==> v4 <==
==> flow/design.v <==
module mult32x32_fast_arith (
    input logic clk,              
    input logic reset,            
    input logic [31:0] a,         
    input logic [31:0] b,         
    input logic [1:0] a_sel,      
    input logic b_sel,            
    input logic [2:0] shift_sel,  
    input logic upd_prod,         
    input logic clr_prod,         
    output logic a_msb_is_0,      
    output logic b_msw_is_0,      
    output logic [63:0] product   
);
    logic [7:0] a_out;
    logic [15:0] b_out;
    logic [24:0] multi_out;
    logic [63:0] shift_out;
    logic [63:0] adder_out;
    logic [63:0] ff_out;
    assign a_msb_is_0 = ~|a[31:24];  
    assign b_msw_is_0 = ~|b[31:16];  
    always_comb begin
        case (a_sel)
            2'd0: a_out = a[7:0];
            2'd1: a_out = a[15:8];
            2'd2: a_out = a[23:16];
            2'd3: a_out = a[31:24];
            default: a_out = 8'd0;
        endcase
    end
    always_comb begin
        case (b_sel)
            1'b0: b_out = b[15:0];
            1'b1: b_out = b[31:16];
            default: b_out = 16'd0;
        endcase
    end
    always_comb begin
        multi_out = b_out * a_out;
    end
    always_comb begin
        case (shift_sel)
            3'd0: shift_out = multi_out << 0;
            3'd1: shift_out = multi_out << 8;
            3'd2: shift_out = multi_out << 16;
            3'd3: shift_out = multi_out << 24;
            3'd4: shift_out = multi_out << 32;
            3'd5: shift_out = multi_out << 40;
            default: shift_out = 64'd0;
        endcase
    end
    always_comb begin
        adder_out = shift_out + ff_out;
    end
    always_ff @(posedge clk or posedge reset) begin
        if (reset) begin
            ff_out <= '0;
        end else begin
            if (clr_prod) begin
                ff_out <= '0;
            end else if (upd_prod) begin
                ff_out <= adder_out;
            end 
        end 
    end
   assign product = ff_out;
endmodule
module mult32x32_fast_fsm (
    input logic clk,               
    input logic reset,             
    input logic start,             
    input logic a_msb_is_0,        
    input logic b_msw_is_0,        
    output logic busy,             
    output logic [1:0] a_sel,      
    output logic b_sel,            
    output logic [2:0] shift_sel,  
    output logic upd_prod,         
    output logic clr_prod          
);
    typedef enum {
        idle_st,
        a0_b0_st,
        a1_b0_st,
        a2_b0_st,
        a3_b0_st,
        a0_b1_st,
        a1_b1_st,
        a2_b1_st,
        a3_b1_st
      } sm_type;
    sm_type current_state;
    sm_type next_state;
    always_ff @(posedge clk, posedge reset) begin
        if (reset == 1'b1) begin
            current_state <= idle_st;
        end
        else begin
            current_state <= next_state;
        end
    end
    always_comb begin
        next_state = current_state;
        busy = 1'b1;
        a_sel = 2'b00;
        b_sel = 1'b0;
        shift_sel = 3'b000;  
        upd_prod = 1'b1;
        clr_prod = 1'b0;
        case (current_state)
            idle_st: begin
                busy = 1'b0;
                if (start == 1'b1) begin
                    next_state = a0_b0_st;
                    upd_prod = 1'b0;
                    clr_prod = 1'b1;
                end
                else begin
                    upd_prod = 1'b0;
                    clr_prod = 1'b0;
                end
            end
            a0_b0_st: begin
                next_state = a1_b0_st;
                shift_sel = 3'b000;  
            end
            a1_b0_st: begin
                next_state = a2_b0_st;
                a_sel = 2'b01;
                shift_sel = 3'b001;  
            end
            a2_b0_st: begin
                a_sel = 2'b10;
                shift_sel = 3'b010;  
                if (a_msb_is_0 == 1'b1) begin
                    if (b_msw_is_0 == 1'b1) begin
                        next_state = idle_st;
                    end
                    else begin
                        next_state = a0_b1_st;
                    end
                end
                else begin
                    next_state = a3_b0_st;
                end
            end
            a3_b0_st: begin
                a_sel = 2'b11;
                shift_sel = 3'b011;  
                if (b_msw_is_0 == 1'b1) begin
                    next_state = idle_st;
                end
                else begin
                    next_state = a0_b1_st;
                end
            end
            a0_b1_st: begin
                next_state = a1_b1_st;
                a_sel = 2'b00;
                b_sel = 1'b1;
                shift_sel = 3'b010;  
            end
            a1_b1_st: begin
                next_state = a2_b1_st;
                a_sel = 2'b01;
                b_sel = 1'b1;
                shift_sel = 3'b011;  
            end
            a2_b1_st: begin
                a_sel = 2'b10;
                b_sel = 1'b1;
                shift_sel = 3'b100;  
                if (a_msb_is_0 == 1'b1) begin
                    next_state = idle_st;
                end
                else begin
                    next_state = a3_b1_st;
                end
            end
            a3_b1_st: begin
                a_sel = 2'b11;
                b_sel = 1'b1;
                shift_sel = 3'b101;  
                busy = 1'b1;
                if (start == 0) begin
                    next_state = idle_st;
                end
                else begin
                    next_state = a0_b0_st;
                    upd_prod = 1'b0;
                    clr_prod = 1'b1;
                end
            end
        endcase
    end
endmodule
module mult32x32_fast (
    input logic clk,             
    input logic reset,           
    input logic start,           
    input logic [31:0] a,        
    input logic [31:0] b,        
    output logic busy,           
    output logic [63:0] product  
);
    logic [1:0] a_sel;
    logic b_sel;
    logic [2:0] shift_sel;
    logic upd_prod;
    logic clr_prod;
    logic a_msb_is_0;
    logic b_msw_is_0;
    mult32x32_fast_fsm f_fsm_m(
        .clk(clk),
        .reset(reset),
        .start(start),
        .busy(busy),
        .a_sel(a_sel),
        .b_sel(b_sel),
        .shift_sel(shift_sel),
        .upd_prod(upd_prod),
        .clr_prod(clr_prod),
        .a_msb_is_0(a_msb_is_0),
        .b_msw_is_0(b_msw_is_0)
    );
    mult32x32_fast_arith f_arith_m(
        .clk(clk),
        .reset(reset),
        .a(a),
        .b(b),
        .a_sel(a_sel),
        .b_sel(b_sel),
        .shift_sel(shift_sel),
        .upd_prod(upd_prod),
        .clr_prod(clr_prod),
        .a_msb_is_0(a_msb_is_0),
        .b_msw_is_0(b_msw_is_0),
        .product(product)
    );
endmodule
==> flow/run.sh <==
#!/bin/bash
# the make line also repeats each setting of config.mk as NAME=value (left out here)
make -C /OpenROAD-flow-scripts/flow DESIGN_CONFIG=/design/flow/config.mk WORK_HOME=/design/flow/orfs CLKGATE_MAP_FILE= finish
==> flow/config.mk <==
export PLATFORM = sky130hd
export DESIGN_NAME = mult32x32_fast
export DESIGN_NICKNAME = mult32x32_fast
export VERILOG_FILES = /design/flow/design.v
export SDC_FILE = /design/flow/constraint.sdc
export NUM_CORES = 4
export LEC_CHECK = 0
export CAP_MARGIN = 20
export CELL_PAD_IN_SITES_GLOBAL_PLACEMENT = 0
export CORE_ASPECT_RATIO = 1.0
export CORE_MARGIN = 2
export CORE_UTILIZATION = 61
export CTS_CLUSTER_DIAMETER = 41
export CTS_CLUSTER_SIZE = 29
export GPL_ROUTABILITY_DRIVEN = 1
export HOLD_SLACK_MARGIN = -0.09
export SETUP_SLACK_MARGIN = 1.52
export SLEW_MARGIN = 20
export TNS_END_PERCENT = 5
==> flow/constraint.sdc <==
create_clock -name core_clock -period 9.96 [get_ports {clk}]
set_input_delay 1.9920 -clock core_clock [delete_from_list [all_inputs] [get_ports {clk}]]
set_output_delay 1.9920 -clock core_clock [all_outputs]
set_load 0.01 [all_outputs]
==> v18 (differences from v4) <==
==> flow/config.mk (replaced) <==
export PLATFORM = sky130hd
export DESIGN_NAME = mult32x32_fast
export DESIGN_NICKNAME = mult32x32_fast
export VERILOG_FILES = /design/flow/design.v
export SDC_FILE = /design/flow/constraint.sdc
export NUM_CORES = 4
export LEC_CHECK = 0
export CAP_MARGIN = 20
export CORE_MARGIN = 2
export CORE_UTILIZATION = 40
export SLEW_MARGIN = 20
==> flow/constraint.sdc (replaced) <==
create_clock -name core_clock -period 9.33 [get_ports {clk}]
set_input_delay 1.8660 -clock core_clock [delete_from_list [all_inputs] [get_ports {clk}]]
set_output_delay 1.8660 -clock core_clock [all_outputs]
set_load 0.01 [all_outputs]
==> v32 (differences from v4) <==
==> flow/config.mk (replaced) <==
export PLATFORM = sky130hd
export DESIGN_NAME = mult32x32_fast
export DESIGN_NICKNAME = mult32x32_fast
export VERILOG_FILES = /design/flow/design.v
export SDC_FILE = /design/flow/constraint.sdc
export NUM_CORES = 4
export LEC_CHECK = 0
export CAP_MARGIN = 20
export CORE_MARGIN = 2
export CORE_UTILIZATION = 57
export HOLD_SLACK_MARGIN = 0.26
export PLACE_DENSITY_LB_ADDON = 0.02
export SETUP_SLACK_MARGIN = 1.32
export SLEW_MARGIN = 20
==> flow/constraint.sdc (replaced) <==
create_clock -name core_clock -period 5.1 [get_ports {clk}]
set_input_delay 1.0200 -clock core_clock [delete_from_list [all_inputs] [get_ports {clk}]]
set_output_delay 1.0200 -clock core_clock [all_outputs]
set_load 0.01 [all_outputs]
==> results <==
Status: v18 no timing/DRC/antenna violations; v32 aborted with a tool error; v4 no timing/DRC/antenna violations
Stage where the flow stopped: v18 -; v32 global routing (5_1_grt); v4 -
Starting density of the core: v18 40.9%; v32 58.3%; v4 61.6%
Fill cell count: v18 2452; v32 -; v4 1206
Final Max Slew Viols: v18 0; v32 -; v4 0
Metal2 WL: v18 19400 um; v32 -; v4 17400 um
Hold path startpoint: v18 f_fsm_m.current_state[5]; v32 -; v4 f_fsm_m.current_state[5]
Number of sequential cells in the layout: v18 73; v32 -; v4 73
Least setup slack across all paths after layout: v18 189 ps; v32 -; v4 505 ps
Clock tree from TritonCTS: v18 built; v32 -; v4 built
Total Neg Setup Slack: v18 0 ps; v32 -; v4 0 ps
Total length of routed wires: v18 39900 um; v32 -; v4 37500 um
# nets final: v18 2122; v32 -; v4 1934
Cts repair resizes: v18 93; v32 215; v4 66
Final routed wire length divided by cell count: v18 17.8 um; v32 -; v4 19.6 um
Slew @ Worst Pin: v18 902 ps; v32 -; v4 979 ps
Reg-to-reg startpoint: v18 f_fsm_m.current_state[1]; v32 -; v4 f_fsm_m.current_state[4]
Slack of the worst reg-to-reg path: v18 670 ps; v32 -; v4 1070 ps
Met3 wire length: v18 2020 um; v32 -; v4 3200 um
Avg Vias per Cell: v18 5.52; v32 -; v4 6.22
Endpoint of the worst setup timing path: v18 f_arith_m.ff_out[59]; v32 -; v4 f_arith_m.ff_out[59]
Final worst-path cycle share: v18 98.0%; v32 -; v4 94.9%
Final antenna diode count: v18 0; v32 -; v4 0
Clkbuf count: v18 12; v32 -; v4 9
